**run.sh**
```bash
#!/bin/bash
# the make line also repeats each setting of config.mk as NAME=value (left out here)
make -C /OpenROAD-flow-scripts/flow DESIGN_CONFIG=/design/flow/config.mk WORK_HOME=/design/flow/orfs CLKGATE_MAP_FILE= finish
```
**config.mk**
```make
export PLATFORM = sky130hd
export DESIGN_NAME = ICMS
export DESIGN_NICKNAME = ICMS
export VERILOG_FILES = /design/flow/design.v
export SDC_FILE = /design/flow/constraint.sdc
export NUM_CORES = 4
export LEC_CHECK = 0
export ABC_AREA = 1
export CAP_MARGIN = 5
export CORE_MARGIN = 2
export CORE_UTILIZATION = 71
export CTS_CLUSTER_DIAMETER = 227
export CTS_CLUSTER_SIZE = 46
export GPL_ROUTABILITY_DRIVEN = 1
export GPL_TIMING_DRIVEN = 1
export HOLD_SLACK_MARGIN = -0.1
export MAX_ROUTING_LAYER = met4
export SLEW_MARGIN = 30
export TNS_END_PERCENT = 35
```
**constraint.sdc**
```tcl
create_clock -name core_clock -period 20.1 [get_ports {CLK}]
set_input_delay 4.0200 -clock core_clock [delete_from_list [all_inputs] [get_ports {CLK}]]
set_output_delay 4.0200 -clock core_clock [all_outputs]
set_load 0.01 [all_outputs]
```
**design.v**
```verilog
`timescale 1us / 1ps
module ARTAU(
    input radar_echo,
    input scan_for_target,
    input [31:0] jet_speed,
    input [31:0] max_safe_distance,
    input RST,
    input CLK,
    output reg radar_pulse_trigger,
    output reg [31:0] distance_to_target,
    output reg threat_detected,
    output reg [1:0] ARTAU_state
);
reg [31:0] distance1;   
reg [31:0] distance2;   
reg [11:0] elapsed_time;   
reg have_prev;          
parameter c0 = 300000000;   
parameter radar_pulse_duration = 300;   
parameter max_listen_time = 2000;   
parameter assess_timeout = 3000;   
wire [40:0] echo_product = c0 * elapsed_time;
wire [40:0] echo_distance = echo_product / 2000;
wire [11:0] elapsed_ms = elapsed_time / 1000;
wire [44:0] predicted_distance = distance2 + jet_speed * elapsed_ms;
always @(posedge CLK or posedge RST) begin
    if (RST) begin
        ARTAU_state <= 2'b00;   
        radar_pulse_trigger <= 0;
        distance_to_target <= 0;
        threat_detected <= 0;
        distance1 <= 0;
        elapsed_time <= 0;
        have_prev <= 0;
    end else begin
        case (ARTAU_state)
            2'b00:   
                if (scan_for_target) begin
                    radar_pulse_trigger <= 1;
                    ARTAU_state <= 2'b01;   
                end
            2'b01:   
                if (elapsed_time < radar_pulse_duration) begin
                    radar_pulse_trigger <= 1;
                    elapsed_time <= elapsed_time + 100;   
                end else begin
                    radar_pulse_trigger <= 0;
                    elapsed_time <= 0;
                    ARTAU_state <= 2'b10;   
                end
            2'b10:   
                if (elapsed_time < max_listen_time) begin
                    if (radar_echo) begin
                        distance1 <= distance2;
                        distance2 <= echo_distance[31:0];
                        elapsed_time <= 0;
                        if (have_prev) begin
                            ARTAU_state <= 2'b11;   
                        end else begin
                            have_prev <= 1;
                            radar_pulse_trigger <= 1;
                            ARTAU_state <= 2'b01;   
                        end
                    end else begin
                        elapsed_time <= elapsed_time + 100;
                    end
                end else begin
                    ARTAU_state <= 2'b00;
                    radar_pulse_trigger <= 0;
                    distance_to_target <= 0;
                    threat_detected <= 0;
                    elapsed_time <= 0;
                    have_prev <= 0;
                end
            2'b11:   
                if (elapsed_time < assess_timeout) begin
                    distance_to_target <= distance2;
                    threat_detected <= (predicted_distance < distance1) && distance2 < max_safe_distance;
                    if (scan_for_target) begin
                        radar_pulse_trigger <= 1;
                        elapsed_time <= 0;
                        ARTAU_state <= 2'b01;   
                    end else begin
                        elapsed_time <= elapsed_time + 100;
                    end
                end else begin
                    ARTAU_state <= 2'b00;
                    radar_pulse_trigger <= 0;
                    distance_to_target <= 0;
                    threat_detected <= 0;
                    elapsed_time <= 0;
                    have_prev <= 0;
                end
        endcase
    end
end
endmodule
module ECSU(
    input CLK,
    input RST,
    input thunderstorm,
    input [5:0] wind,
    input [1:0] visibility,
    input signed [7:0] temperature,
    output reg severe_weather,
    output reg emergency_landing_alert,
    output reg [1:0] ECSU_state
);
    parameter ALL_CLEAR = 2'b00;
    parameter CAUTION = 2'b01;
    parameter HIGH_ALERT = 2'b10;
    parameter EMERGENCY = 2'b11;
    reg [1:0] current_state, next_state;
    always @(posedge CLK or posedge RST) begin
        if (RST) begin
            current_state <= ALL_CLEAR;
        end else begin
            current_state <= next_state;
        end
    end
    always @(*) begin
        severe_weather = (current_state == HIGH_ALERT) || (current_state == EMERGENCY);
        emergency_landing_alert = (current_state == EMERGENCY);
        ECSU_state = current_state;
    end
    always @(*) begin
        next_state = current_state;
        case (current_state)
            ALL_CLEAR: begin
                if (wind >= 11 && wind <= 15)  
                    next_state = CAUTION;
                else if (visibility == 2'b01)  
                    next_state = CAUTION;
                else if (thunderstorm || wind > 15 || temperature > 35 || temperature < -35 || visibility == 2'b11) begin
                    next_state = HIGH_ALERT;
                end
            end
            CAUTION: begin
                if (wind <= 10 && visibility == 2'b00)  
                    next_state = ALL_CLEAR;
                else if (thunderstorm || wind > 15 || temperature > 35 || temperature < -35 || visibility == 2'b11) begin
                    next_state = HIGH_ALERT;
                end
            end
            HIGH_ALERT: begin
                if (temperature < -40 || temperature > 40 || wind > 20) begin
                    next_state = EMERGENCY;
                end else if (!thunderstorm && wind <= 10 && temperature >= -35 && temperature <= 35 && visibility != 2'b11) begin
                    next_state = CAUTION;
                end
            end
            EMERGENCY: begin
            end
        endcase
    end
endmodule
`timescale 1us / 1ps
module ICMS(
    input CLK,
    input RST,
    input radar_echo,
    input scan_for_target,
    input [31:0] jet_speed,
    input [31:0] max_safe_distance,
    input [5:0] wind,
    input thunderstorm,
    input [1:0] visibility,
    input signed [7:0] temperature,
    output radar_pulse_trigger,
    output [31:0] distance_to_target,
    output safe_to_engage,
    output threat_detected,
    output emergency_landing_alert,
    output [1:0] ECSU_state,  
    output [1:0] ARTAU_state
);
   wire severe_weather;
   ARTAU artau_inst (
       .radar_echo(radar_echo),
       .scan_for_target(scan_for_target),
       .jet_speed(jet_speed),
       .max_safe_distance(max_safe_distance),
       .RST(RST),
       .CLK(CLK),
       .radar_pulse_trigger(radar_pulse_trigger),
       .distance_to_target(distance_to_target),
       .threat_detected(threat_detected),
       .ARTAU_state(ARTAU_state)
   );
   ECSU ecsu_inst (
       .CLK(CLK),
       .RST(RST),
       .thunderstorm(thunderstorm),
       .wind(wind),
       .visibility(visibility),
       .temperature(temperature),
       .severe_weather(severe_weather),
       .emergency_landing_alert(emergency_landing_alert),
       .ECSU_state(ECSU_state)
   );
   assign safe_to_engage = (threat_detected) && (!severe_weather);
endmodule
```
==> flow_summary_export.csv, run 1 <==
group,metric,value,unit
logic_synthesis,simple_gate_area_share,37.4,%
placement,gp_congestion,1.00,
die,die-height,187,um
logic_synthesis,synth_top_cell_by_area,"ha_1",
clocking,clk_path_buf_depth,2,
placement,port_buffers,123,
die,die_x,187,um
logic_synthesis,mux_share,0,%
logic_synthesis,numSynthFlops,110,
logic_synthesis,adder_share,23.0,%
logic_synthesis,syn_area,23700,um2
logic_synthesis,compound_area_share,10.6,%
logic_synthesis,ys_async_sr_fraction,71.8,%
clocking,cts_sinks,110,
clocking,cts-root-buf,"clkbuf_16",
logic_synthesis,synthTopLogicFamily,"simple AND/OR/NAND/NOR gates",
logic_synthesis,synth_warnings,2,
logic_synthesis,synth-xor-area-share,5.15,%
logic_synthesis,ys_seq_share,12.3,%
clocking,cts_hold_buf,0,
logic_synthesis,yosysMostFrequentCell,"nand2_1",
die,rows,66,
placement,placed_area,28300,um2
logic_synthesis,ff_type,"dfrtp_1",
clocking,cts_inserted_buffers,9,
clocking,h-tree-depth,3,
logic_synthesis,edf_count,31,
logic_synthesis,synth.distinct_cells,77,
logic_synthesis,common_cells,"760 x nand2_1, 584 x inv_1, 313 x ha_1",
logic_synthesis,syn_avg_cell_area,6.88,um2
placement,dp_cells,4376,
outcome,status,"stopped before the end",
logic_synthesis,yosys_area,23700,um2
die,io_pins,125,
die,fp_util,72.5,%
placement,hpwl,58.2,mm
logic_synthesis,area_leaders,"ha_1 17%, nand2_1 12%, inv_1 9.2%",
outcome,haltStage,"global routing",
die,die-area,34900,um2
die,core_area,32700,um2
logic_synthesis,ys_cells,3448,
logic_synthesis,syn_inst,3448,
logic_synthesis,synth_top_area_share,16.5,%
[what timing repair did]
item                                    in CTS
endpoints found under the setup margin       3
gates resized                               67
gates cloned                                 1
pin swaps                                   33
buffers inserted                             9
[through the flow]
| stage | utilization [%] | setup slack [ns] |
|---|---|---|
| floorplan | - | 0.00656 |
| global placement | 86.5 | -0.255 |
| detailed placement | 86.6 | -1.43 |
| CTS | 88.7 | -0.970 |
==> run 2: changes to the inputs <==
- ABC_AREA: 1 -> unset
- CAP_MARGIN: 5 -> 20
- CORE_UTILIZATION: 71 -> 57
- CTS_CLUSTER_DIAMETER: 227 -> unset
- CTS_CLUSTER_SIZE: 46 -> unset
- GPL_ROUTABILITY_DRIVEN: 1 -> unset
- GPL_TIMING_DRIVEN: 1 -> unset
- HOLD_SLACK_MARGIN: -0.1 -> unset
- MAX_ROUTING_LAYER: met4 -> unset
- SETUP_SLACK_MARGIN: unset -> 5.0
- SLEW_MARGIN: 30 -> 20
- TNS_END_PERCENT: 35 -> unset
- clock period: 20.1 -> 24.5 ns (I/O delays scaled with it)
==> flow_summary_export.csv, run 2 <==
group,metric,value,unit
drt,routedWlPerCell,19.9,um
worst_setup_path,r2r_start,"artau_inst.elapsed_time[5]",
clocking,path_clk_slew,0.09,ns
worst_setup_path,cp_common_cell,"buf_4",
cells_and_area,fin_area,36600,um2
logic_synthesis,syn_area,24700,um2
timing,fin_crit_sh,106,%
timing,slew-limit-headroom,25.8,%
clocking,cts-root-buf,"clkbuf_16",
cells_and_area,instances_no_fill,4676,
logic_synthesis,edf_count,31,
worst_setup_path,path_delay_family,"AND-OR/OR-AND gates",
job,max_cap_viol_count,0,
cells_and_area,area_delta_synth_final,48.0,%
logic_synthesis,synthTopLogicFamily,"AND-OR/OR-AND gates",
logic_synthesis,mux_share,4.08,%
worst_setup_path,end_kind,"flop",
outcome,status,"finished with violations",
job,warnings,58,
min_path,worstHoldStart,"artau_inst.distance1[7]",
die,core_area,42900,um2
placement,placed_area,33100,um2
cells_and_area,final_util,85.2,%
logic_synthesis,ys_seq_share,11.8,%
worst_setup_path,path_max_fanout,7,
drt,viasPerCell,6.39,
drt,drt_iter0_drc,2595,
die,die-area,45000,um2
timing,finClkSkew,0.0204,ns
timing,final_hold_viol_count,0,
global_routing,antenna_found_initial,0,
logic_synthesis,ys_async_sr_fraction,71.8,%
timing,period_minus_slack,26.03,ns
logic_synthesis,adder_share,22.2,%
placement,pre_cts_slack,-1.63,ns
timing,maxClockFrequency,38.4,MHz
drt,antenna_left,0,
worst_setup_path,r2r_end,"artau_inst.distance2[0]",
logic_synthesis,yosysMostFrequentCell,"ha_1",
drt,routed_wl,93.3,mm
global_routing,track_usage,37.9,%
placement,port_buffers,123,
drt,dr.pass1.iters,6,
logic_synthesis,compound_area_share,29.8,%
logic_synthesis,numSynthFlops,110,
logic_synthesis,ff_type,"dfrtp_1",
die,fp_util,57.6,%
clocking,cts_inserted_buffers,9,
timing,setup_ws,-1.53,ns
logic_synthesis,synth_top_area_share,15.8,%
logic_synthesis,syn_inst,3088,
worst_setup_path,crit_arrival,26.18,ns
logic_synthesis,synth.distinct_cells,149,
logic_synthesis,area_leaders,"ha_1 16%, dfrtp_1 8.0%, fa_1 6.2%",
global_routing,grt_pass1_vias,29300,
logic_synthesis,common_cells,"313 x ha_1, 303 x nand2_1, 272 x inv_1",
die,die_x,212,um
timing,grt_setup_unrepaired,"true",
logic_synthesis,yosys_area,24700,um2
logic_synthesis,synth_top_cell_by_area,"ha_1",
timing,drv_slew,0,
logic_synthesis,simple_gate_area_share,19.7,%
worst_setup_path,rr_worst_depth,115,
cells_and_area,layout.nets,4561,
drt,vias,29900,
drt,drc_errors,0,
worst_setup_path,crit_cells,115,
worst_setup_path,path_buffers,29,
worst_setup_path,cp-endpoint,"artau_inst.distance2[0]",
clocking,h-tree-depth,3,
clocking,cts_sinks,110,
worst_setup_path,cp-startpoint,"artau_inst.elapsed_time[5]",
placement,gp_congestion,0.973,
min_path,hold_class,"reg2reg",
global_routing,grt_overflow_total,0,
logic_synthesis,synth-xor-area-share,6.12,%
min_path,min_delay_worst_endpoint,"artau_inst.distance1[7]",
logic_synthesis,synth_warnings,2,
die,die-height,212,um
worst_setup_path,cp-start-kind,"flop",
drt,antennaDiodeCount,0,
clocking,clk_path_buf_depth,2,
worst_setup_path,path_class,"reg2reg",
timing,worst_pin_slew,1.11,ns
logic_synthesis,ys_cells,3088,
clocking,clock_latency,0.40,ns
worst_setup_path,critPathMaxStageDelay,0.61,ns
timing,setup_viol,4,
placement,hpwl,68.4,mm
worst_setup_path,crit_slowest_cell,"fa_2",
clocking,cts_tree,"done",
placement,dp_cells,4516,
die,io_pins,125,
worst_setup_path,worstPathRequired,24.65,ns
logic_synthesis,syn_avg_cell_area,8.00,um2
worst_setup_path,ff2ff_setup_slack,-1.53,ns
min_path,whs_path_depth,1,
outcome,so.violations,"setup timing",
global_routing,grt_max_degree,48,
global_routing,grt_pass1_wl,140,mm
die,rows,76,
## run 2: timing repair
item	4_1_cts	5_1_grt
endpoints found under the setup margin	9	10
setup buffers	90	52
cloned	1	0
hold buffers	0	0
gates resized	214	215
pin swaps	119	101
## run 2: metal layers
layer | global-route usage [%] | vias up | share of wire [%]
met5 | 0 | - | 0
met4 | 15.4 | 0 | 4.6
met3 | 6.25 | 420 | 7.3
met2 | 66.6 | 1521 | 49
met1 | 45.9 | 14400 | 39
li1 | - | 13500 | -
## run 2: final cells by class
type | instances | area (um2)
clock buffer | 10 | 229
inverter | 280 | 1070
timing repair buffer | 1086 | 8690
tap | 585 | 732
fill | 2449 | 6330
sequential | 110 | 2920
clock inverter | 6 | 53.8
multi-input combinational | 2599 | 22900
## run 2: stage by stage
step,hold slack (ns),setup TNS [ns]
6_report,0.510,-4.22
4_1_cts,0.511,-0.818
3_5_place_dp,0.493,-4.74
2_1_floorplan,0.450,-2.23
5_1_grt,0.518,-7.42
3_3_place_gp,0.462,-2.32
==> run 3: changes to the inputs <==
- CELL_PAD_IN_SITES_GLOBAL_PLACEMENT: unset -> 0
- CORE_ASPECT_RATIO: unset -> 1.13
- CORE_UTILIZATION: 57 -> 44
- CTS_CLUSTER_DIAMETER: unset -> 171
- GPL_ROUTABILITY_DRIVEN: unset -> 0
- GPL_TIMING_DRIVEN: unset -> 0
- HOLD_SLACK_MARGIN: unset -> -0.05
- MAX_ROUTING_LAYER: unset -> met4
- SETUP_SLACK_MARGIN: 5.0 -> 4.19
- SLEW_MARGIN: 20 -> 5
- clock period: 24.5 -> 30.0 ns (I/O delays scaled with it)
==> flow_summary_export.csv, run 3 <==
group,metric,value,unit
timing,final_hold_viol_count,0,
timing,maxClockFrequency,37.1,MHz
die,io_pins,125,
die,rows,92,
logic_synthesis,adder_share,22.2,%
drt,vias,26400,
cells_and_area,instances_no_fill,4303,
logic_synthesis,simple_gate_area_share,19.7,%
logic_synthesis,ys_seq_share,11.8,%
logic_synthesis,synth_top_cell_by_area,"ha_1",
min_path,hold_class,"reg2reg",
logic_synthesis,compound_area_share,29.8,%
worst_setup_path,crit_slowest_cell,"or4_4",
logic_synthesis,mux_share,4.08,%
global_routing,grt_pass1_vias,25200,
logic_synthesis,yosys_area,24700,um2
drt,viasPerCell,6.13,
clocking,cts-root-buf,"clkbuf_16",
cells_and_area,area_delta_synth_final,33.2,%
timing,worst_pin_slew,1.28,ns
worst_setup_path,cp-endpoint,"artau_inst.distance2[0]",
worst_setup_path,path_max_fanout,7,
global_routing,grt_pass1_wl,125,mm
die,core_area,55600,um2
global_routing,grt_overflow_total,0,
logic_synthesis,synth_top_area_share,15.8,%
placement,port_buffers,123,
clocking,clk_path_buf_depth,2,
logic_synthesis,synth-xor-area-share,6.12,%
timing,finClkSkew,0.0149,ns
drt,drt_iter0_drc,1765,
clocking,h-tree-depth,3,
clocking,cts_sinks,110,
worst_setup_path,cp_common_cell,"buf_6",
logic_synthesis,yosysMostFrequentCell,"ha_1",
worst_setup_path,ff2ff_setup_slack,3.01,ns
min_path,whs_path_depth,2,
worst_setup_path,cp-startpoint,"artau_inst.elapsed_time[11]",
die,die-area,58100,um2
worst_setup_path,path_delay_family,"AND-OR/OR-AND gates",
worst_setup_path,crit_cells,115,
die,die-height,256,um
clocking,clock_latency,0.40,ns
worst_setup_path,cp-start-kind,"flop",
logic_synthesis,synthTopLogicFamily,"AND-OR/OR-AND gates",
drt,antenna_left,0,
logic_synthesis,syn_avg_cell_area,8.00,um2
drt,routedWlPerCell,18.6,um
cells_and_area,final_util,59.2,%
logic_synthesis,ys_async_sr_fraction,71.8,%
global_routing,track_usage,26.7,%
timing,period_minus_slack,26.99,ns
logic_synthesis,synth.distinct_cells,149,
logic_synthesis,syn_inst,3088,
job,warnings,55,
global_routing,antenna_found_initial,0,
logic_synthesis,synth_warnings,2,
drt,dr.pass1.iters,8,
die,fp_util,44.4,%
logic_synthesis,ys_cells,3088,
drt,routed_wl,80.1,mm
timing,setup_ws,3.01,ns
clocking,cts_tree,"done",
worst_setup_path,r2r_start,"artau_inst.elapsed_time[11]",
worst_setup_path,path_buffers,26,
timing,setup_viol,0,
job,max_cap_viol_count,0,
worst_setup_path,end_kind,"flop",
cells_and_area,fin_area,32900,um2
logic_synthesis,common_cells,"313 x ha_1, 303 x nand2_1, 272 x inv_1",
die,die_x,227,um
worst_setup_path,critPathMaxStageDelay,0.56,ns
logic_synthesis,ff_type,"dfrtp_1",
placement,dp_cells,3974,
cells_and_area,layout.nets,4021,
worst_setup_path,path_class,"reg2reg",
logic_synthesis,syn_area,24700,um2
timing,grt_setup_unrepaired,"true",
drt,drc_errors,0,
logic_synthesis,edf_count,31,
worst_setup_path,r2r_end,"artau_inst.distance2[0]",
drt,antennaDiodeCount,0,
logic_synthesis,numSynthFlops,110,
logic_synthesis,area_leaders,"ha_1 16%, dfrtp_1 8.0%, fa_1 6.2%",
min_path,worstHoldStart,"artau_inst.distance1[1]",
placement,placed_area,27400,um2
worst_setup_path,worstPathRequired,30.13,ns
outcome,status,"no timing/DRC/antenna violations",
worst_setup_path,rr_worst_depth,115,
clocking,path_clk_slew,0.09,ns
placement,hpwl,58.4,mm
placement,pre_cts_slack,-0.862,ns
timing,drv_slew,0,
global_routing,grt_max_degree,57,
min_path,min_delay_worst_endpoint,"artau_inst.distance1[1]",
worst_setup_path,crit_arrival,27.12,ns
timing,slew-limit-headroom,13.8,%
clocking,cts_inserted_buffers,9,
timing,fin_crit_sh,90.0,%
-- run 3: routing by layer --
| metal | track usage [%] | part of all wire (%) | vias up | wire, um |
|---|---|---|---|---|
| li1 | - | - | 12500 | - |
| met2 | 46.1 | 50 | 896 | 39800 |
| met4 | 7.20 | 2.8 | 0 | 2220 |
| met3 | 2.22 | 5.1 | 148 | 4050 |
| met1 | 33.3 | 43 | 12900 | 34100 |
| met5 | - | 0 | - | 0 |
-- run 3: what timing repair did --
item,4_1_cts,5_1_grt
resized,327,230
endpoints found under the setup margin,6,5
hold buffers,0,0
pin swaps,175,153
buffers inserted,208,100
gates cloned,3,1
-- run 3: cell type report --
| type | count | area, um2 |
|---|---|---|
| repair buffers | 441 | 3820 |
| well taps | 752 | 941 |
| plain buffers | 106 | 667 |
| fillers | 4806 | 22700 |
| clock buffers | 9 | 225 |
| flip-flops and latches | 110 | 2920 |
| inverters | 280 | 1090 |
| multi-input cells | 2598 | 23200 |
| clock inverters | 7 | 77.6 |
-- run 3: stage by stage --
stage	TNS [ns]	hold slack (ns)
after floorplan	0	0.450
after global placement	-1.00	0.468
after detailed placement	-1.79	0.492
after CTS	0	0.511
after global routing	0	0.518
final	0	0.500
==> run 4: changes to the inputs <==
- CELL_PAD_IN_SITES_GLOBAL_PLACEMENT: 0 -> unset
- CORE_ASPECT_RATIO: 1.13 -> unset
- CORE_UTILIZATION: 44 -> 72
- CTS_CLUSTER_DIAMETER: 171 -> 46
- CTS_CLUSTER_SIZE: unset -> 40
- GPL_ROUTABILITY_DRIVEN: 0 -> unset
- GPL_TIMING_DRIVEN: 0 -> unset
- HOLD_SLACK_MARGIN: -0.05 -> unset
- PLACE_DENSITY_LB_ADDON: unset -> 0.26
- SETUP_SLACK_MARGIN: 4.19 -> 2.25
- SLEW_MARGIN: 5 -> 20
- clock period: 30.0 -> 24.4 ns (I/O delays scaled with it)
==> flow_summary_export.csv, run 4 <==
group,metric,value,unit
die,fp_util,73.3,%
logic_synthesis,adder_share,22.2,%
placement,port_buffers,123,
outcome,haltStage,"clock tree synthesis",
placement,gp_congestion,1.14,
logic_synthesis,ys_cells,3088,
die,die-area,35800,um2
logic_synthesis,compound_area_share,29.8,%
logic_synthesis,synth_top_area_share,15.8,%
logic_synthesis,synth-xor-area-share,6.12,%
logic_synthesis,yosys_area,24700,um2
die,die_x,189,um
die,core_area,33700,um2
logic_synthesis,numSynthFlops,110,
logic_synthesis,syn_inst,3088,
logic_synthesis,yosysMostFrequentCell,"ha_1",
logic_synthesis,ff_type,"dfrtp_1",
logic_synthesis,synthTopLogicFamily,"AND-OR/OR-AND gates",
logic_synthesis,common_cells,"313 x ha_1, 303 x nand2_1, 272 x inv_1",
outcome,error_line,"[ERROR DPL-0038] Utilization greater than 100%, impossible to legalize",
logic_synthesis,edf_count,31,
die,io_pins,125,
outcome,status,"stopped before the end",
logic_synthesis,ys_async_sr_fraction,71.8,%
logic_synthesis,ys_seq_share,11.8,%
die,die-height,189,um
die,rows,67,
placement,hpwl,91.0,mm
logic_synthesis,area_leaders,"ha_1 16%, dfrtp_1 8.0%, fa_1 6.2%",
logic_synthesis,synth_warnings,2,
placement,dp_cells,4281,
logic_synthesis,simple_gate_area_share,19.7,%
logic_synthesis,synth_top_cell_by_area,"ha_1",
logic_synthesis,synth.distinct_cells,149,
logic_synthesis,mux_share,4.08,%
logic_synthesis,syn_area,24700,um2
logic_synthesis,syn_avg_cell_area,8.00,um2
## run 4: through the flow
| step | setup slack, ns | utilization [%] | hold slack, ns | cell area [um2] |
|---|---|---|---|---|
| floorplan | -1.05 | - | 0.450 | 25500 |
| global placement | -0.525 | 95.5 | 0.467 | 32200 |
| detailed placement | -3.63 | 95.5 | 0.491 | 32200 |
==> run 5: changes to the inputs <==
- ABC_AREA: unset -> 0
- CAP_MARGIN: 20 -> 25
- CELL_PAD_IN_SITES_DETAIL_PLACEMENT: unset -> 1
- CORE_UTILIZATION: 72 -> 51
- CTS_CLUSTER_DIAMETER: 46 -> 28
- CTS_CLUSTER_SIZE: 40 -> unset
- MAX_ROUTING_LAYER: met4 -> unset
- MIN_ROUTING_LAYER: unset -> met2
- PLACE_DENSITY_LB_ADDON: 0.26 -> unset
- SETUP_SLACK_MARGIN: 2.25 -> 5.0
- SLEW_MARGIN: 20 -> 15
- clock period: 24.4 -> 40.2 ns (I/O delays scaled with it)
==> flow_summary_export.csv, run 5 <==
group,metric,value,unit
outcome,status,"no timing/DRC/antenna violations",
timing,drv_slew,0,
global_routing,grt_most_used_layer,"met2",
placement,dp_cells,3744,
logic_synthesis,area_leaders,"ha_1 16%, dfrtp_1 8.0%, fa_1 6.2%",
logic_synthesis,synthTopLogicFamily,"AND-OR/OR-AND gates",
worst_setup_path,crit_cells,102,
worst_setup_path,path_buffers,11,
die,core_area,47700,um2
global_routing,grtUsageMet1,0,%
logic_synthesis,compound_area_share,29.8,%
drt,routedWlPerCell,24.7,um
drt,viasPerCell,9.39,
timing,worst_pin_slew,1.09,ns
cells_and_area,area_delta_synth_final,8.52,%
clocking,h-tree-depth,3,
clocking,cts_sinks,110,
worst_setup_path,rr_worst_depth,102,
min_path,min_delay_worst_endpoint,"artau_inst.distance1[26]",
logic_synthesis,synth_warnings,2,
global_routing,grt_max_degree,49,
worst_setup_path,cp-endpoint,"artau_inst.distance2[0]",
logic_synthesis,synth.distinct_cells,149,
logic_synthesis,synth-xor-area-share,6.12,%
clocking,cts_inserted_buffers,9,
die,fp_util,51.8,%
drt,vias,35400,
timing,setup_ws,6.92,ns
clocking,cts-root-buf,"clkbuf_16",
placement,port_buffers,123,
worst_setup_path,cp-startpoint,"artau_inst.elapsed_time[10]",
clocking,clk_path_buf_depth,2,
global_routing,use_met3,66.3,%
logic_synthesis,ys_seq_share,11.8,%
clocking,path_clk_slew,0.10,ns
drt,routed_wl,93.2,mm
worst_setup_path,r2r_end,"artau_inst.distance2[0]",
min_path,worstHoldStart,"artau_inst.distance1[26]",
worst_setup_path,ff2ff_setup_slack,6.92,ns
clocking,clock_latency,0.42,ns
min_path,hold_class,"reg2reg",
logic_synthesis,ff_type,"dfrtp_1",
logic_synthesis,syn_inst,3088,
worst_setup_path,end_kind,"flop",
logic_synthesis,numSynthFlops,110,
global_routing,track_usage,54.6,%
logic_synthesis,syn_avg_cell_area,8.00,um2
cells_and_area,instances_no_fill,3770,
logic_synthesis,syn_area,24700,um2
die,io_pins,125,
worst_setup_path,critPathMaxStageDelay,0.66,ns
drt,dr.pass1.iters,22,
logic_synthesis,yosysMostFrequentCell,"ha_1",
worst_setup_path,crit_slowest_cell,"dfrtp_1",
timing,grt_setup_unrepaired,"false",
worst_setup_path,crit_arrival,33.44,ns
worst_setup_path,cp_common_cell,"ha_1",
logic_synthesis,simple_gate_area_share,19.7,%
worst_setup_path,path_max_fanout,15,
die,die-height,224,um
die,die_x,224,um
drt,antenna_left,0,
logic_synthesis,mux_share,4.08,%
worst_setup_path,cp-start-kind,"flop",
timing,final_hold_viol_count,0,
placement,gp_congestion,1.02,
timing,period_minus_slack,33.28,ns
timing,fin_crit_sh,82.8,%
die,rows,80,
drt,drc_errors,0,
logic_synthesis,edf_count,31,
job,max_cap_viol_count,0,
timing,finClkSkew,0.0140,ns
global_routing,use_met2,67.5,%
global_routing,grt_pass1_vias,39300,
min_path,whs_path_depth,1,
logic_synthesis,adder_share,22.2,%
timing,setup_tns,0,ns
cells_and_area,final_util,56.2,%
worst_setup_path,worstPathRequired,40.36,ns
cells_and_area,fillers,5847,
timing,setup_viol,0,
global_routing,antenna_found_initial,0,
job,warnings,53,
clocking,cts_tree,"done",
worst_setup_path,path_class,"reg2reg",
global_routing,grt_overflow_total,0,
logic_synthesis,synth_top_cell_by_area,"ha_1",
worst_setup_path,path_delay_family,"AND-OR/OR-AND gates",
logic_synthesis,synth_top_area_share,15.8,%
placement,hpwl,72.5,mm
worst_setup_path,r2r_start,"artau_inst.elapsed_time[10]",
logic_synthesis,ys_cells,3088,
placement,pre_cts_slack,7.45,ns
logic_synthesis,ys_async_sr_fraction,71.8,%
timing,maxClockFrequency,30.0,MHz
cells_and_area,layout.nets,3622,
timing,slew-limit-headroom,27.4,%
logic_synthesis,common_cells,"313 x ha_1, 303 x nand2_1, 272 x inv_1",
die,die-area,50200,um2
drt,drt_iter0_drc,8263,
global_routing,grt_pass1_wl,146,mm
logic_synthesis,yosys_area,24700,um2
[run 5: repair_timing]
item                       in CTS  in global routing
setup endpoints to repair       0                  3
hold buffers                    0                  0
gates resized                   0                 10
setup buffers                   0                  3
[run 5: layout make-up]
type                       count  area [um2]  share of cell area (%)
inverter                     280        1060                    3.94
clock buffer                   9         225                   0.840
multi-input combinational   2598       20400                    76.0
timing repair buffer         148        1420                    5.28
antenna                        3        7.51                  0.0280
clock inverter                 7        66.3                   0.247
sequential                   110        2910                    10.8
tap                          615         769                    2.87
[run 5: stage by stage]
stage	hold slack [ns]	area, um2
2_1_floorplan	0.450	24700
3_3_place_gp	0.462	26400
3_5_place_dp	0.494	26400
4_1_cts	0.515	26700
5_1_grt	0.521	26800
6_report	0.518	26800
[run 5: metal layers]
metal	vias up	part of all wire, %
met1	11800	0
met4	37	13
li1	11500	-
met5	-	0.97
met3	1761	38
met2	10300	48
==> run 6: changes to the inputs <==
- ABC_AREA: 0 -> unset
- CAP_MARGIN: 25 -> 20
- CELL_PAD_IN_SITES_DETAIL_PLACEMENT: 1 -> unset
- CORE_UTILIZATION: 51 -> 62
- CTS_CLUSTER_DIAMETER: 28 -> 167
- CTS_CLUSTER_SIZE: unset -> 99
- MIN_ROUTING_LAYER: met2 -> unset
- SETUP_SLACK_MARGIN: 5.0 -> unset
- SLEW_MARGIN: 15 -> 20
- clock period: 40.2 -> 30.0 ns (I/O delays scaled with it)
==> flow_summary_export.csv, run 6 <==
group,metric,value,unit
outcome,status,"no timing/DRC/antenna violations",
placement,hpwl,58.0,mm
timing,maxClockFrequency,34.4,MHz
placement,placed_area,26700,um2
worst_setup_path,cp-endpoint,"artau_inst.distance2[0]",
worst_setup_path,path_class,"reg2reg",
job,warnings,55,
logic_synthesis,common_cells,"313 x ha_1, 303 x nand2_1, 272 x inv_1",
worst_setup_path,cp-start-kind,"flop",
worst_setup_path,cp_common_cell,"ha_1",
timing,worst_pin_slew,1.12,ns
clocking,clock_latency,0.39,ns
clocking,clk_path_buf_depth,2,
global_routing,grt_pass1_vias,23700,
worst_setup_path,rr_worst_depth,101,
global_routing,grt_pass1_wl,117,mm
logic_synthesis,mux_share,4.08,%
worst_setup_path,path_delay_family,"AND-OR/OR-AND gates",
drt,viasPerCell,6.66,
worst_setup_path,path_max_fanout,15,
clocking,cts_tree,"done",
die,die-area,41500,um2
logic_synthesis,synth.distinct_cells,149,
timing,fin_crit_sh,96.8,%
logic_synthesis,ys_async_sr_fraction,71.8,%
logic_synthesis,synth_top_area_share,15.8,%
min_path,hold_class,"reg2reg",
logic_synthesis,synth-xor-area-share,6.12,%
logic_synthesis,numSynthFlops,110,
placement,dp_cells,3703,
placement,port_buffers,123,
global_routing,grt_max_degree,55,
clocking,path_clk_slew,0.08,ns
cells_and_area,area_delta_synth_final,12.8,%
worst_setup_path,end_kind,"flop",
worst_setup_path,worstPathRequired,30.13,ns
die,die_x,204,um
global_routing,antenna_found_initial,2,
die,fp_util,62.5,%
die,io_pins,125,
timing,finClkSkew,0.0192,ns
logic_synthesis,area_leaders,"ha_1 16%, dfrtp_1 8.0%, fa_1 6.2%",
logic_synthesis,compound_area_share,29.8,%
logic_synthesis,edf_count,31,
worst_setup_path,crit_arrival,29.16,ns
clocking,h-tree-depth,3,
logic_synthesis,simple_gate_area_share,19.7,%
logic_synthesis,synth_warnings,2,
min_path,worstHoldStart,"artau_inst.distance1[1]",
clocking,cts-root-buf,"clkbuf_16",
logic_synthesis,yosys_area,24700,um2
clocking,cts_sinks,110,
min_path,whs_path_depth,2,
worst_setup_path,cp-startpoint,"artau_inst.elapsed_time[9]",
worst_setup_path,path_buffers,12,
logic_synthesis,syn_area,24700,um2
drt,vias,25000,
worst_setup_path,ff2ff_setup_slack,0.97,ns
logic_synthesis,ys_cells,3088,
logic_synthesis,ff_type,"dfrtp_1",
drt,antenna_left,0,
cells_and_area,layout.nets,3704,
logic_synthesis,yosysMostFrequentCell,"ha_1",
logic_synthesis,syn_inst,3088,
worst_setup_path,crit_slowest_cell,"or4_4",
worst_setup_path,critPathMaxStageDelay,0.61,ns
worst_setup_path,r2r_start,"artau_inst.elapsed_time[9]",
timing,drv_slew,0,
logic_synthesis,adder_share,22.2,%
cells_and_area,instances_no_fill,3759,
global_routing,grt_overflow_total,0,
placement,pre_cts_slack,-0.743,ns
timing,setup_ws,0.971,ns
drt,drt_iter0_drc,2093,
logic_synthesis,syn_avg_cell_area,8.00,um2
worst_setup_path,crit_cells,101,
logic_synthesis,synthTopLogicFamily,"AND-OR/OR-AND gates",
worst_setup_path,r2r_end,"artau_inst.distance2[0]",
timing,slew-limit-headroom,23.1,%
placement,gp_congestion,0.977,
drt,routed_wl,73.4,mm
logic_synthesis,synth_top_cell_by_area,"ha_1",
drt,drc_errors,0,
global_routing,track_usage,34.0,%
job,max_cap_viol_count,0,
drt,routedWlPerCell,19.5,um
drt,antennaDiodeCount,0,
logic_synthesis,ys_seq_share,11.8,%
timing,final_hold_viol_count,0,
die,core_area,39500,um2
timing,period_minus_slack,29.03,ns
drt,dr.pass1.iters,10,
die,die-height,204,um
cells_and_area,fin_area,27900,um2
timing,setup_viol,0,
min_path,min_delay_worst_endpoint,"artau_inst.distance1[1]",
clocking,cts_inserted_buffers,9,
die,rows,73,
## run 6: area by class of cell
class                   count  area, um2
clock inverters             4       36.3
fillers                  3106      11700
flip-flops and latches    110       2920
inverters                 280       1060
multi-input cells        2599      20900
well taps                 525        657
repair buffers            229       2030
clock buffers              12        268
## run 6: timing repair
item,CTS,global route
gates resized,10,103
buffers inserted,2,37
pin swaps,1,19
hold buffers,0,0
setup endpoints to repair,2,4
gates cloned,0,1
## run 6: routing by layer
metal	vias up	share of wire [%]	GRT usage [%]
met4	0	2.7	10.8
met1	12000	43	45.5
li1	11800	-	-
met2	1079	47	57.5
met3	167	7.0	3.50
met5	-	0	0
## run 6: metrics by stage
step	hold slack (ns)	setup TNS [ns]	util [%]
floorplan	0.450	0	-
global placement	0.474	0	67.4
detailed placement	0.476	-1.47	67.4
CTS	0.495	0	68.3
global route	0.521	-0.559	70.5
finish	0.492	0	70.5
==> run 7: changes to the inputs <==
- ABC_AREA: unset -> 1
- CORE_UTILIZATION: 62 -> 71
- CTS_CLUSTER_DIAMETER: 167 -> 236
- CTS_CLUSTER_SIZE: 99 -> 33
- HOLD_SLACK_MARGIN: unset -> -0.1
- clock period: 30.0 -> 25.8 ns (I/O delays scaled with it)
==> flow_summary_export.csv, run 7 <==
group,metric,value,unit
worst_setup_path,ff2ff_setup_slack,2.42,ns
cells_and_area,register_area,2920,um2
worst_setup_path,crit_slowest_cell,"fa_1",
clocking,cts_tree,"done",
clocking,cts_setup_buffers,0,
logic_synthesis,ff_type,"dfrtp_1",
drt,routedWlPerCell,15.5,um
drt,drt_iter0_drc,1705,
logic_synthesis,common_cells,"760 x nand2_1, 584 x inv_1, 313 x ha_1",
clocking,clock_latency,0.37,ns
worst_setup_path,critPathMaxStageDelay,0.57,ns
logic_synthesis,synth.distinct_cells,77,
die,fp_util,72.5,%
logic_synthesis,synth_top_area_share,16.5,%
logic_synthesis,synth-xor-area-share,5.15,%
logic_synthesis,compound_area_share,10.6,%
drt,antenna_left,0,
worst_setup_path,crit_arrival,23.51,ns
placement,hpwl,51.5,mm
timing,maxClockFrequency,42.8,MHz
global_routing,grt_max_degree,80,
clocking,path_clk_slew,0.09,ns
global_routing,grt_overflow_total,0,
min_path,worstHoldStart,"artau_inst.distance1[0]",
placement,port_buffers,123,
worst_setup_path,end_kind,"flop",
clocking,h-tree-depth,3,
clocking,cts_resized,0,
worst_setup_path,r2r_end,"artau_inst.distance2[0]",
die,core_area,32700,um2
drt,dr.pass1.iters,5,
timing,finClkSkew,0.0112,ns
worst_setup_path,cp_common_cell,"nand2_1",
worst_setup_path,crit_cells,174,
min_path,min_delay_worst_endpoint,"artau_inst.distance1[0]",
drt,drc_errors,0,
timing,period_minus_slack,23.38,ns
clocking,clk_path_buf_depth,2,
clocking,cts_sinks,110,
timing,slew-limit-headroom,24.6,%
clocking,cts_inserted_buffers,9,
cells_and_area,fillers,2441,
worst_setup_path,rr_worst_depth,174,
worst_setup_path,worstPathRequired,25.93,ns
min_path,hold_class,"reg2reg",
placement,pre_cts_slack,2.37,ns
outcome,status,"no timing/DRC/antenna violations",
logic_synthesis,ys_seq_share,12.3,%
cells_and_area,combGateArea,18100,um2
logic_synthesis,synth_warnings,2,
logic_synthesis,ys_cells,3448,
worst_setup_path,path_delay_family,"simple AND/OR/NAND/NOR gates",
die,die_x,187,um
logic_synthesis,syn_area,23700,um2
logic_synthesis,yosysMostFrequentCell,"nand2_1",
drt,viasPerCell,5.70,
drt,routed_wl,62.0,mm
die,die-height,187,um
logic_synthesis,synth_top_cell_by_area,"ha_1",
worst_setup_path,path_buffers,17,
logic_synthesis,simple_gate_area_share,37.4,%
logic_synthesis,synthTopLogicFamily,"simple AND/OR/NAND/NOR gates",
timing,worst_pin_slew,1.13,ns
timing,fin_crit_sh,90.6,%
worst_setup_path,cp-startpoint,"artau_inst.elapsed_time[3]",
cells_and_area,area_delta_synth_final,8.26,%
drt,vias,22800,
logic_synthesis,edf_count,31,
clocking,cts-root-buf,"clkbuf_16",
clocking,cts_hold_buf,0,
logic_synthesis,yosys_area,23700,um2
job,warnings,55,
worst_setup_path,cp-endpoint,"artau_inst.distance2[0]",
logic_synthesis,syn_inst,3448,
placement,gp_congestion,0.997,
cells_and_area,layout.nets,4031,
worst_setup_path,cp-start-kind,"flop",
die,rows,66,
timing,setup_tns,0,ns
logic_synthesis,adder_share,23.0,%
global_routing,antenna_found_initial,1,
timing,final_hold_viol_count,0,
worst_setup_path,r2r_start,"artau_inst.elapsed_time[3]",
min_path,whs_path_depth,2,
global_routing,grt_pass1_wl,105,mm
logic_synthesis,mux_share,0,%
timing,setup_viol,0,
die,die-area,34900,um2
timing,drv_slew,0,
logic_synthesis,area_leaders,"ha_1 17%, nand2_1 12%, inv_1 9.2%",
worst_setup_path,path_max_fanout,16,
worst_setup_path,path_class,"reg2reg",
timing,setup_ws,2.42,ns
die,io_pins,125,
logic_synthesis,ys_async_sr_fraction,71.8,%
logic_synthesis,numSynthFlops,110,
job,max_cap_viol_count,0,
timing,grt_setup_unrepaired,"false",
global_routing,track_usage,35.7,%
logic_synthesis,syn_avg_cell_area,6.88,um2
global_routing,grt_pass1_vias,22700,
==> run 7: per-stage QoR <==
stage	instance area [um2]	utilization, %	std cells	hold slack [ns]
final	25700	78.5	4004	0.499
after global routing	25700	78.5	4004	0.510
after CTS	25600	78.4	4003	0.497
after detailed placement	25400	77.5	3987	0.475
after global placement	25400	77.5	3987	0.466
after floorplan	23700	-	3454	0.453
==> run 7: final cells by class <==
cell class	count	area share [%]
multi-input combinational	2642	70.5
sequential	110	11.4
inverter	664	9.87
timing repair buffer	129	4.99
tap	442	2.15
clock buffer	10	0.892
clock inverter	6	0.229
antenna	1	0.00975
==> run 7: layer usage <==
metal / track usage (%) / part of all wire, % / vias up
met5: 0 / 0 / -
met4: 16.8 / 4.8 / 0
met3: 3.52 / 6.2 / 190
met2: 61.6 / 47 / 839
met1: 45.1 / 42 / 10600
li1: - / - / 11200
==> run 8: changes to the inputs <==
- CORE_ASPECT_RATIO: unset -> 0.5
- CORE_UTILIZATION: 71 -> 40
- CTS_CLUSTER_DIAMETER: 236 -> unset
- CTS_CLUSTER_SIZE: 33 -> unset
- HOLD_SLACK_MARGIN: -0.1 -> unset
- PLACE_DENSITY: unset -> 0.92
- SETUP_SLACK_MARGIN: unset -> -2.0
- clock period: 25.8 -> 30.0 ns (I/O delays scaled with it)
==> flow_summary_export.csv, run 8 <==
group,metric,value,unit
clocking,cts-root-buf,"clkbuf_16",
job,warnings,53,
drt,dr.pass1.iters,6,
logic_synthesis,mux_share,0,%
global_routing,antenna_found_initial,6,
placement,port_buffers,123,
min_path,min_delay_worst_endpoint,"artau_inst.distance1[14]",
clocking,cts_resized,0,
worst_setup_path,path_max_fanout,16,
placement,placed_area,25800,um2
timing,worst_pin_slew,0.958,ns
logic_synthesis,synthTopLogicFamily,"simple AND/OR/NAND/NOR gates",
logic_synthesis,synth.distinct_cells,77,
min_path,hold_class,"reg2reg",
timing,setup_viol,0,
logic_synthesis,ys_cells,3448,
timing,slew-limit-headroom,36.2,%
cells_and_area,layout.nets,4034,
placement,hpwl,52.3,mm
logic_synthesis,compound_area_share,10.6,%
drt,routedWlPerCell,14.4,um
logic_synthesis,synth_top_area_share,16.5,%
timing,grt_setup_unrepaired,"false",
timing,final_hold_viol_count,0,
logic_synthesis,synth-xor-area-share,5.15,%
worst_setup_path,path_delay_family,"simple AND/OR/NAND/NOR gates",
drt,drc_errors,0,
worst_setup_path,path_class,"reg2reg",
clocking,cts_hold_buf,0,
cells_and_area,area_delta_synth_final,10.2,%
worst_setup_path,end_kind,"flop",
global_routing,grt_overflow_total,0,
clocking,cts_setup_buffers,0,
logic_synthesis,simple_gate_area_share,37.4,%
global_routing,grt_max_degree,73,
job,max_cap_viol_count,0,
die,die_x,348,um
worst_setup_path,path_buffers,17,
die,fp_util,40.3,%
worst_setup_path,rr_worst_depth,164,
logic_synthesis,numSynthFlops,110,
clocking,cts_tree,"done",
cells_and_area,fin_area,26100,um2
logic_synthesis,ys_async_sr_fraction,71.8,%
logic_synthesis,syn_area,23700,um2
logic_synthesis,synth_warnings,2,
worst_setup_path,r2r_start,"artau_inst.elapsed_time[11]",
timing,fin_crit_sh,80.1,%
logic_synthesis,syn_inst,3448,
placement,gp_congestion,0.966,
worst_setup_path,cp-start-kind,"flop",
die,core_area,58900,um2
logic_synthesis,yosysMostFrequentCell,"nand2_1",
logic_synthesis,edf_count,31,
logic_synthesis,synth_top_cell_by_area,"ha_1",
logic_synthesis,syn_avg_cell_area,6.88,um2
clocking,h-tree-depth,3,
die,die-height,176,um
worst_setup_path,crit_cells,164,
logic_synthesis,ys_seq_share,12.3,%
logic_synthesis,ff_type,"dfrtp_1",
drt,drt_iter0_drc,1850,
logic_synthesis,area_leaders,"ha_1 17%, nand2_1 12%, inv_1 9.2%",
timing,finClkSkew,0.0123,ns
global_routing,grt_pass1_wl,105,mm
worst_setup_path,cp_common_cell,"nand2_1",
clocking,path_clk_slew,0.09,ns
worst_setup_path,crit_arrival,24.17,ns
drt,routed_wl,62.5,mm
timing,period_minus_slack,24.03,ns
drt,vias,22900,
worst_setup_path,worstPathRequired,30.14,ns
logic_synthesis,yosys_area,23700,um2
worst_setup_path,r2r_end,"artau_inst.distance2[0]",
logic_synthesis,common_cells,"760 x nand2_1, 584 x inv_1, 313 x ha_1",
drt,viasPerCell,5.26,
min_path,whs_path_depth,2,
worst_setup_path,cp-endpoint,"artau_inst.distance2[0]",
clocking,clock_latency,0.39,ns
clocking,clk_path_buf_depth,2,
worst_setup_path,crit_slowest_cell,"dfrtp_1",
die,rows,63,
clocking,cts_inserted_buffers,9,
drt,antenna_left,0,
worst_setup_path,cp-startpoint,"artau_inst.elapsed_time[11]",
timing,maxClockFrequency,41.6,MHz
timing,drv_slew,0,
outcome,status,"no timing/DRC/antenna violations",
die,io_pins,125,
logic_synthesis,adder_share,23.0,%
global_routing,track_usage,20.2,%
worst_setup_path,ff2ff_setup_slack,5.97,ns
min_path,worstHoldStart,"artau_inst.distance1[14]",
global_routing,grt_pass1_vias,22400,
timing,setup_tns,0,ns
clocking,cts_sinks,110,
die,die-area,61400,um2
worst_setup_path,critPathMaxStageDelay,0.65,ns
-- run 8: cell type report --
cell class / instances / area (um2)
inverters: 664 / 2530
fillers: 5516 / 32800
multi-input cells: 2642 / 18100
well taps: 780 / 976
clock inverters: 7 / 77.6
flip-flops and latches: 110 / 2910
diodes: 6 / 15.0
clock buffers: 9 / 225
repair buffers: 132 / 1300
-- run 8: per-stage QoR --
stage                     util (%)  setup slack, ns  cells  hold WS, ns
after floorplan                  -             9.86   3454        0.453
final                         44.4             5.97   4350        0.493
after global placement        43.8             7.30   4328        0.467
after global routing          44.4             3.82   4350        0.519
after detailed placement      43.8             6.38   4328        0.473
after CTS                     44.3             6.29   4344        0.493
-- run 8: metal layers --
layer | wire [um] | up-vias | track usage, %
li1 | - | 11200 | -
met1 | 26100 | 10700 | 24.6
met2 | 30100 | 804 | 35.9
met3 | 3660 | 188 | 2.42
met4 | 2630 | 0 | 9.07
met5 | 0 | - | 0
==> run 9: changes to the inputs <==
- CAP_MARGIN: 20 -> 30
- CELL_PAD_IN_SITES_GLOBAL_PLACEMENT: unset -> 2
- CORE_ASPECT_RATIO: 0.5 -> 0.62
- CORE_UTILIZATION: 40 -> 66
- GPL_ROUTABILITY_DRIVEN: unset -> 1
- GPL_TIMING_DRIVEN: unset -> 1
- HOLD_SLACK_MARGIN: unset -> -0.06
- MAX_ROUTING_LAYER: unset -> met5
- MIN_ROUTING_LAYER: unset -> met1
- PLACE_DENSITY: 0.92 -> unset
- PLACE_DENSITY_LB_ADDON: unset -> 0.02
- SETUP_SLACK_MARGIN: -2.0 -> unset
- SLEW_MARGIN: 20 -> 15
- TNS_END_PERCENT: unset -> 35
- clock period: 30.0 -> 17.3 ns (I/O delays scaled with it)
==> flow_summary_export.csv, run 9 <==
group,metric,value,unit
die,die-height,153,um
logic_synthesis,ys_cells,3448,
logic_synthesis,ff_type,"dfrtp_1",
die,fp_util,67.2,%
logic_synthesis,yosysMostFrequentCell,"nand2_1",
logic_synthesis,common_cells,"760 x nand2_1, 584 x inv_1, 313 x ha_1",
logic_synthesis,area_leaders,"ha_1 17%, nand2_1 12%, inv_1 9.2%",
logic_synthesis,ys_seq_share,12.3,%
logic_synthesis,yosys_area,23700,um2
logic_synthesis,synthTopLogicFamily,"simple AND/OR/NAND/NOR gates",
logic_synthesis,mux_share,0,%
outcome,haltStage,"global placement without I/O",
logic_synthesis,adder_share,23.0,%
logic_synthesis,simple_gate_area_share,37.4,%
logic_synthesis,synth.distinct_cells,77,
die,core_area,35300,um2
logic_synthesis,synth_top_cell_by_area,"ha_1",
die,die_x,245,um
logic_synthesis,ys_async_sr_fraction,71.8,%
die,die-area,37500,um2
logic_synthesis,synth-xor-area-share,5.15,%
logic_synthesis,synth_top_area_share,16.5,%
logic_synthesis,syn_area,23700,um2
logic_synthesis,synth_warnings,2,
logic_synthesis,edf_count,31,
logic_synthesis,syn_avg_cell_area,6.88,um2
logic_synthesis,compound_area_share,10.6,%
die,rows,54,
logic_synthesis,numSynthFlops,110,
outcome,status,"stopped before the end",
logic_synthesis,syn_inst,3448,
outcome,error_line,"[ERROR FLW-0024] Place density exceeds 1.0 (current PLACE_DENSITY_LB_ADDON =  0.02). Please check if the value of  PLACE_DENSITY_LB_ADDON is between 0 and 0.99.",
==> run 10: changes to the inputs <==
- ABC_AREA: 1 -> unset
- CAP_MARGIN: 30 -> 20
- CELL_PAD_IN_SITES_GLOBAL_PLACEMENT: 2 -> 1
- CORE_ASPECT_RATIO: 0.62 -> 1.09
- CORE_UTILIZATION: 66 -> 40
- CTS_CLUSTER_DIAMETER: unset -> 171
- GPL_ROUTABILITY_DRIVEN: 1 -> 0
- GPL_TIMING_DRIVEN: 1 -> unset
- HOLD_SLACK_MARGIN: -0.06 -> -0.05
- MAX_ROUTING_LAYER: met5 -> unset
- MIN_ROUTING_LAYER: met1 -> unset
- PLACE_DENSITY_LB_ADDON: 0.02 -> unset
- SLEW_MARGIN: 15 -> 20
- TNS_END_PERCENT: 35 -> unset
- clock period: 17.3 -> 30.0 ns (I/O delays scaled with it)
==> flow_summary_export.csv, run 10 <==
group,metric,value,unit
outcome,status,"no timing/DRC/antenna violations",
logic_synthesis,mux_share,4.08,%
timing,setup_tns,0,ns
logic_synthesis,synth_warnings,2,
clocking,path_clk_slew,0.10,ns
timing,maxClockFrequency,35.1,MHz
logic_synthesis,syn_inst,3088,
logic_synthesis,ys_async_sr_fraction,71.8,%
worst_setup_path,r2r_start,"artau_inst.elapsed_time[4]",
worst_setup_path,path_buffers,14,
clocking,clk_path_buf_depth,2,
global_routing,track_usage,23.4,%
drt,vias,24100,
worst_setup_path,rr_worst_depth,103,
clocking,cts_inserted_buffers,9,
logic_synthesis,synthTopLogicFamily,"AND-OR/OR-AND gates",
logic_synthesis,compound_area_share,29.8,%
worst_setup_path,cp-endpoint,"artau_inst.distance2[0]",
cells_and_area,instances_no_fill,4059,
worst_setup_path,r2r_end,"artau_inst.distance2[0]",
job,max_cap_viol_count,0,
die,die-height,263,um
logic_synthesis,yosys_area,24700,um2
die,rows,95,
cells_and_area,final_util,46.2,%
global_routing,grt_overflow_total,0,
worst_setup_path,path_max_fanout,12,
min_path,min_delay_worst_endpoint,"artau_inst.distance1[1]",
logic_synthesis,yosysMostFrequentCell,"ha_1",
worst_setup_path,end_kind,"flop",
cells_and_area,fin_area,28400,um2
logic_synthesis,simple_gate_area_share,19.7,%
worst_setup_path,ff2ff_setup_slack,1.54,ns
min_path,hold_class,"reg2reg",
global_routing,antenna_found_initial,0,
logic_synthesis,area_leaders,"ha_1 16%, dfrtp_1 8.0%, fa_1 6.2%",
drt,drc_errors,0,
timing,setup_viol,0,
drt,routed_wl,76.9,mm
timing,final_hold_viol_count,0,
worst_setup_path,path_class,"reg2reg",
placement,port_buffers,123,
worst_setup_path,worstPathRequired,30.13,ns
logic_synthesis,synth.distinct_cells,149,
clocking,cts_tree,"done",
logic_synthesis,adder_share,22.2,%
min_path,worstHoldStart,"artau_inst.distance1[1]",
logic_synthesis,synth-xor-area-share,6.12,%
timing,finClkSkew,0.0180,ns
logic_synthesis,numSynthFlops,110,
worst_setup_path,path_delay_family,"AND-OR/OR-AND gates",
timing,worst_pin_slew,1.09,ns
logic_synthesis,ff_type,"dfrtp_1",
drt,antenna_left,0,
global_routing,grt_pass1_wl,125,mm
clocking,h-tree-depth,3,
worst_setup_path,crit_slowest_cell,"or4_1",
drt,dr.pass1.iters,8,
die,die_x,242,um
placement,hpwl,62.0,mm
clocking,cts_sinks,110,
placement,placed_area,27100,um2
worst_setup_path,crit_cells,103,
timing,period_minus_slack,28.46,ns
die,io_pins,125,
global_routing,grt_max_degree,73,
worst_setup_path,critPathMaxStageDelay,0.60,ns
logic_synthesis,syn_area,24700,um2
drt,antennaDiodeCount,0,
clocking,cts-root-buf,"clkbuf_16",
logic_synthesis,ys_cells,3088,
global_routing,grt_pass1_vias,23500,
worst_setup_path,cp_common_cell,"buf_4",
clocking,clock_latency,0.39,ns
logic_synthesis,syn_avg_cell_area,8.00,um2
logic_synthesis,common_cells,"313 x ha_1, 303 x nand2_1, 272 x inv_1",
timing,slew-limit-headroom,26.9,%
drt,drt_iter0_drc,1377,
timing,drv_slew,0,
logic_synthesis,synth_top_cell_by_area,"ha_1",
die,fp_util,40.3,%
drt,routedWlPerCell,19.0,um
cells_and_area,layout.nets,3705,
drt,viasPerCell,5.93,
cells_and_area,area_delta_synth_final,14.8,%
worst_setup_path,cp-startpoint,"artau_inst.elapsed_time[4]",
timing,hold_slack,0.490,ns
die,core_area,61300,um2
job,warnings,54,
worst_setup_path,cp-start-kind,"flop",
die,die-area,63800,um2
worst_setup_path,crit_arrival,28.60,ns
timing,fin_crit_sh,94.9,%
logic_synthesis,edf_count,31,
logic_synthesis,ys_seq_share,11.8,%
placement,dp_cells,4015,
min_path,whs_path_depth,2,
logic_synthesis,synth_top_area_share,15.8,%
run 10: cell type report:
class	count	area, um2
tap	824	1030
inverter	280	1060
timing repair buffer	230	2050
clock inverter	7	87.6
clock buffer	9	225
fill	6135	33000
multi-input combinational	2599	21000
sequential	110	2920
run 10: metal layers:
metal	vias to the layer above	global-route usage (%)	wire length, um
li1	11800	-	-
met1	11600	31.7	35800
met2	536	40.9	37500
met3	71	1.76	2530
met4	0	4.89	1120
met5	-	0	0
run 10: stage by stage:
stage	setup WS, ns
after floorplan	3.11
after global placement	-0.450
after detailed placement	-1.22
after CTS	0.00852
after global routing	-0.0751
final	1.54
run 10: timing repair:
action,in CTS,in global routing
endpoints found under the setup margin,3,4
pin swaps,3,16
setup buffers,7,20
resized,24,108
hold buffers,0,0
gates cloned,0,1
==> run 11: changes to the inputs <==
- CELL_PAD_IN_SITES_GLOBAL_PLACEMENT: 1 -> unset
- CORE_ASPECT_RATIO: 1.09 -> unset
- CORE_UTILIZATION: 40 -> 58
- CTS_CLUSTER_DIAMETER: 171 -> unset
- GPL_ROUTABILITY_DRIVEN: 0 -> unset
- HOLD_SLACK_MARGIN: -0.05 -> unset
- clock period: 30.0 -> 20.2 ns (I/O delays scaled with it)
==> flow_summary_export.csv, run 11 <==
group,metric,value,unit
outcome,status,"finished with violations",
outcome,so.violations,"setup timing",
global_routing,antenna_found_initial,6,
cells_and_area,final_util,85.7,%
logic_synthesis,synth_top_cell_by_area,"ha_1",
job,max_cap_viol_count,0,
clocking,clk_path_buf_depth,2,
job,warnings,58,
worst_setup_path,worstPathRequired,20.34,ns
logic_synthesis,adder_share,22.2,%
global_routing,use_met2,69.3,%
worst_setup_path,path_buffers,21,
logic_synthesis,synth_top_area_share,15.8,%
logic_synthesis,compound_area_share,29.8,%
logic_synthesis,synth.distinct_cells,149,
worst_setup_path,crit_arrival,26.52,ns
worst_setup_path,cp-start-kind,"flop",
cells_and_area,layout.nets,4563,
die,core_area,42000,um2
global_routing,grt_max_degree,55,
drt,vias,30800,
worst_setup_path,cp_common_cell,"buf_4",
worst_setup_path,path_class,"reg2reg",
worst_setup_path,ff2ff_setup_slack,-6.19,ns
timing,finClkSkew,0.0166,ns
placement,hpwl,71.2,mm
placement,placed_area,33300,um2
worst_setup_path,crit_cells,107,
logic_synthesis,simple_gate_area_share,19.7,%
global_routing,use_met3,5.91,%
logic_synthesis,ys_seq_share,11.8,%
die,io_pins,125,
logic_synthesis,yosysMostFrequentCell,"ha_1",
timing,final_hold_viol_count,0,
worst_setup_path,r2r_end,"artau_inst.distance2[1]",
timing,setup_viol,8,
timing,setup_ws,-6.19,ns
worst_setup_path,r2r_start,"artau_inst.elapsed_time[5]",
drt,dr.pass1.iters,8,
global_routing,grt_overflow_total,0,
drt,antenna_left,0,
drt,drt_iter0_drc,3261,
logic_synthesis,mux_share,4.08,%
min_path,hold_class,"reg2reg",
min_path,min_delay_worst_endpoint,"artau_inst.distance_to_target[24]",
die,die-height,210,um
clocking,cts_tree,"done",
placement,gp_congestion,0.966,
timing,slew-limit-headroom,25.3,%
timing,drv_slew,0,
drt,viasPerCell,6.66,
cells_and_area,fin_area,36000,um2
logic_synthesis,edf_count,31,
logic_synthesis,synth-xor-area-share,6.12,%
placement,port_buffers,123,
worst_setup_path,cp-startpoint,"artau_inst.elapsed_time[5]",
logic_synthesis,synthTopLogicFamily,"AND-OR/OR-AND gates",
worst_setup_path,cp-endpoint,"artau_inst.distance2[1]",
timing,period_minus_slack,26.39,ns
logic_synthesis,common_cells,"313 x ha_1, 303 x nand2_1, 272 x inv_1",
die,die-area,44300,um2
drt,routedWlPerCell,21.6,um
timing,fin_crit_sh,131,%
clocking,cts_sinks,110,
logic_synthesis,numSynthFlops,110,
worst_setup_path,end_kind,"flop",
logic_synthesis,syn_avg_cell_area,8.00,um2
clocking,cts_inserted_buffers,9,
logic_synthesis,syn_area,24700,um2
timing,maxClockFrequency,37.9,MHz
timing,grt_setup_unrepaired,"true",
logic_synthesis,syn_inst,3088,
worst_setup_path,rr_worst_depth,107,
logic_synthesis,area_leaders,"ha_1 16%, dfrtp_1 8.0%, fa_1 6.2%",
global_routing,grt_most_used_layer,"met2",
logic_synthesis,ff_type,"dfrtp_1",
drt,drc_errors,0,
die,fp_util,58.8,%
global_routing,grtUsageMet1,47.8,%
logic_synthesis,ys_async_sr_fraction,71.8,%
global_routing,grt_pass1_vias,29900,
worst_setup_path,crit_slowest_cell,"or4_4",
die,rows,75,
global_routing,grt_pass1_wl,145,mm
drt,routed_wl,100,mm
logic_synthesis,yosys_area,24700,um2
clocking,h-tree-depth,3,
min_path,worstHoldStart,"artau_inst.distance_to_target[24]",
clocking,cts-root-buf,"clkbuf_16",
die,die_x,210,um
timing,worst_pin_slew,1.11,ns
clocking,path_clk_slew,0.08,ns
min_path,whs_path_depth,1,
global_routing,track_usage,39.6,%
worst_setup_path,critPathMaxStageDelay,0.59,ns
logic_synthesis,ys_cells,3088,
timing,hold_slack,0.510,ns
clocking,clock_latency,0.41,ns
logic_synthesis,synth_warnings,2,
cells_and_area,area_delta_synth_final,45.8,%
worst_setup_path,path_max_fanout,8,
worst_setup_path,path_delay_family,"AND-OR/OR-AND gates",
[run 11: cell type report]
cell class	count	area [um2]
Multi-Input combinational cell	2599	22300
Timing Repair Buffer	1088	8730
Fill cell	2226	6020
Sequential cell	110	2920
Inverter	280	1070
Tap cell	539	674
Clock buffer	11	264
Clock inverter	5	37.5
Antenna cell	1	2.50
[run 11: per-stage QoR]
stage	setup TNS (ns)	cells	worst slack, ns
3_5_place_dp	-29.17	4501	-5.78
3_3_place_gp	-23.74	4501	-4.99
6_report	-30.67	4633	-6.19
5_1_grt	-36.20	4633	-7.00
4_1_cts	-21.49	4588	-4.65
2_1_floorplan	-24.27	3094	-5.25
[run 11: metal layers]
metal / up-vias / share of wire [%] / wire length [um]
met5: - / 0.12 / 119
li1: 13500 / - / -
met3: 607 / 9.2 / 9160
met4: 12 / 5.7 / 5730
met2: 2030 / 47 / 47100
met1: 14700 / 38 / 37900
[run 11: what timing repair did]
action,4_1_cts,5_1_grt
resized,178,113
hold buffers,0,0
setup buffers,70,44
cloned,1,0
pin swaps,78,85
setup endpoints to repair,8,9
